==> 02-14 <==
Design mul, start of the top module:
module mul(
    input  wire        clk,
    input  wire        rst,
    input  wire [63:0] lm,
    input  wire [63:0] rm,
    input  wire [1:0]  Data_type,
    output reg  [19:0] mul_out
);
wire is_8;
wire is_exp4;
wire is_ternary;
assign is_8 = Data_type==2'b11 || Data_type==2'b00; 
assign lm_is_int8 = Data_type==2'b11;
assign is_exp4 = Data_type==2'b10;
assign is_ternary = Data_type==2'b01;
wire [8:0] lms_0;
wire [8:0] lms_1;
wire [8:0] lms_2;
wire [8:0] lms_3;
wire [8:0] lms_4;
wire [8:0] lms_5;
wire [8:0] lms_6;
wire [8:0] lms_7;
wire [7:0] rm8_0;
wire [7:0] rm8_1;
wire [7:0] rm8_2;
wire [7:0] rm8_3;
wire [7:0] rm8_4;
wire [7:0] rm8_5;
wire [7:0] rm8_6;
wire [7:0] rm8_7;
wire [16:0] mul_int8_0;
wire [16:0] mul_int8_1;
wire [16:0] mul_int8_2;
wire [16:0] mul_int8_3;
wire [16:0] mul_int8_4;
wire [16:0] mul_int8_5;
wire [16:0] mul_int8_6;
wire [16:0] mul_int8_7;
assign lms_0 = !is_8 ? 9'd0 : lm_is_int8 ? {lm[7 ],lm[7 :0 ]} : {1'b0,lm[7 :0 ]};
assign lms_1 = !is_8 ? 9'd0 : lm_is_int8 ? {lm[15],lm[15:8 ]} : {1'b0,lm[15:8 ]};
assign lms_2 = !is_8 ? 9'd0 : lm_is_int8 ? {lm[23],lm[23:16]} : {1'b0,lm[23:16]};
assign lms_3 = !is_8 ? 9'd0 : lm_is_int8 ? {lm[31],lm[31:24]} : {1'b0,lm[31:24]};
assign lms_4 = !is_8 ? 9'd0 : lm_is_int8 ? {lm[39],lm[39:32]} : {1'b0,lm[39:32]};
assign lms_5 = !is_8 ? 9'd0 : lm_is_int8 ? {lm[47],lm[47:40]} : {1'b0,lm[47:40]};
assign lms_6 = !is_8 ? 9'd0 : lm_is_int8 ? {lm[55],lm[55:48]} : {1'b0,lm[55:48]};
assign lms_7 = !is_8 ? 9'd0 : lm_is_int8 ? {lm[63],lm[63:56]} : {1'b0,lm[63:56]};
assign {rm8_7,rm8_6,rm8_5,rm8_4,rm8_3,rm8_2,rm8_1,rm8_0} = rm;
mul_int8     u_mul_int8_0(
     .rs1   (lms_0     )
    ,.rs2   (rm8_0     )
    ,.mul   (mul_int8_0)
);
mul_int8     u_mul_int8_1(
     .rs1   (lms_1     )
    ,.rs2   (rm8_1     )
    ,.mul   (mul_int8_1)
);
mul_int8     u_mul_int8_2(
     .rs1   (lms_2     )
    ,.rs2   (rm8_2     )
    ,.mul   (mul_int8_2)
);
mul_int8     u_mul_int8_3(
     .rs1   (lms_3     )
    ,.rs2   (rm8_3     )
    ,.mul   (mul_int8_3)
);
mul_int8     u_mul_int8_4(
     .rs1   (lms_4     )
    ,.rs2   (rm8_4     )
    ,.mul   (mul_int8_4)
);
  ...
Settings: LEC_CHECK=0, CAP_MARGIN=35, CORE_ASPECT_RATIO=0.5, CORE_MARGIN=10, CORE_UTILIZATION=65, CTS_CLUSTER_DIAMETER=245, CTS_CLUSTER_SIZE=95, MAX_ROUTING_LAYER=met4, PLACE_DENSITY=0.76, SLEW_MARGIN=20, TNS_END_PERCENT=5; clock period 6.5 ns.
run.sh (not shown) runs the stock make flow with config.mk's settings and CLKGATE_MAP_FILE=.
==> 09-22 (differences from 02-14) <==
==> flow/config.mk (replaced) <==
export PLATFORM = sky130hd
export DESIGN_NAME = mul
export DESIGN_NICKNAME = mul
export VERILOG_FILES = /design/flow/design.v
export SDC_FILE = /design/flow/constraint.sdc
export NUM_CORES = 4
export LEC_CHECK = 0
export CAP_MARGIN = 35
export CORE_MARGIN = 2
export CORE_UTILIZATION = 40
export CTS_CLUSTER_SIZE = 96
export GPL_TIMING_DRIVEN = 0
export MAX_ROUTING_LAYER = met4
export MIN_ROUTING_LAYER = met2
export SLEW_MARGIN = 20
export TNS_END_PERCENT = 10
==> flow/constraint.sdc (replaced) <==
create_clock -name core_clock -period 11.0 [get_ports {clk}]
set_input_delay 2.2000 -clock core_clock [delete_from_list [all_inputs] [get_ports {clk}]]
set_output_delay 2.2000 -clock core_clock [all_outputs]
set_load 0.01 [all_outputs]
==> 02-20 (differences from 02-14) <==
==> flow/config.mk (replaced) <==
export PLATFORM = sky130hd
export DESIGN_NAME = mul
export DESIGN_NICKNAME = mul
export VERILOG_FILES = /design/flow/design.v
export SDC_FILE = /design/flow/constraint.sdc
export NUM_CORES = 4
export LEC_CHECK = 0
export CAP_MARGIN = 20
export CORE_MARGIN = 2
export CORE_UTILIZATION = 65
export SLEW_MARGIN = 20
==> flow/constraint.sdc (replaced) <==
create_clock -name core_clock -period 5.26 [get_ports {clk}]
set_input_delay 1.0520 -clock core_clock [delete_from_list [all_inputs] [get_ports {clk}]]
set_output_delay 1.0520 -clock core_clock [all_outputs]
set_load 0.01 [all_outputs]
==> summary of the runs <==
- 02-14 passed the timing, DRC and antenna checks. 09-22 stopped in global routing (5_1_grt) on GRT-0116. 02-20 completed, yet does not pass: negative setup slack.
- Of 02-20 and 02-14, 02-14 has the higher die area (gap about 12%, measured against 02-14).
- Of 02-14 and 02-20, 02-20 has the higher clock power (gap about 18%, measured against 02-20).
- In synthesized area, 09-22 and 02-14 do not differ.
- Against 02-14, the critical path depth of 02-20 is higher by 1.
- Wire length: 02-14 is lower than 02-20 (about 15%).
- Cell area: 02-14 is lower than 02-20 (17%).
- Clock skew: 02-20 is higher than 02-14 (0.0056 ns).
- In 02-14 the register-to-register slack is higher than in 02-20, by 1.3 ns.
- Of 02-20 and 02-14, 02-20 has the higher count of clock-buffer cells in the layout (gap 4).
- Core utilization: 02-14 is lower than 02-20 (14 points).
==> figures <==
                                                                             02-14                     09-22                    02-20
Number of ordinary inverters in the final layout                               484                         -                      484
Uppermost signal routing layer after detailed routing                         met4                         -                     met5
Wire length on met3                                                      18,300 µm                         -                22,700 µm
Run status                                                timing/DRC/antenna clean            did not finish          failed layout checks
Stage where the flow stopped                                                     -  global routing (5_1_grt)                        -
Violated checks                                                                  -                         -     negative setup slack
Detailed router's first-iteration violation count                            5,899                         -                    7,842
Leak                                                                       23.2 nW                         -                  29.0 nW
Data-path buffer share of cell area in the final layout                      9.29%                         -                    21.2%
Crit path depth                                                                 20                         -                       21
Avg Vias per Cell                                                             6.69                         -                     6.62
Wire length on met1                                                      62,200 µm                         -                66,300 µm
Worst min path class                                        flip-flop to flip-flop                         -   flip-flop to flip-flop
Count of non-filler cells in the finished layout                             7,345                         -                    8,375
Total number of multi-input combinational cells                              5,174                         -                    5,174
Multi-input gate share of total cell area                                    77.3%                         -                    67.6%
Height of the die                                                           207 µm                    342 µm                   269 µm
Biggest Area Class                                             combinational gates                         -      combinational gates
Worst vdd ir                                                              0.655 mV                         -                 0.794 mV
Pre-placement core utilization                                               65.9%                     40.4%                    65.4%
Flop+latch power                                                           1.48 mW                         -                  1.99 mW
Relative contribution of the clock network to total power                     6.0%                         -                     4.9%
Launch instance of the worst register-to-register path     pp_reg[4][1]$_SDFF_PP0_                         -  pp_reg[5][1]$_SDFF_PP0_
Sequential cell area in the final layout                                  3120 µm²                         -                 3120 µm²
No activity file was given, so power comes from the tool's default toggle rates.
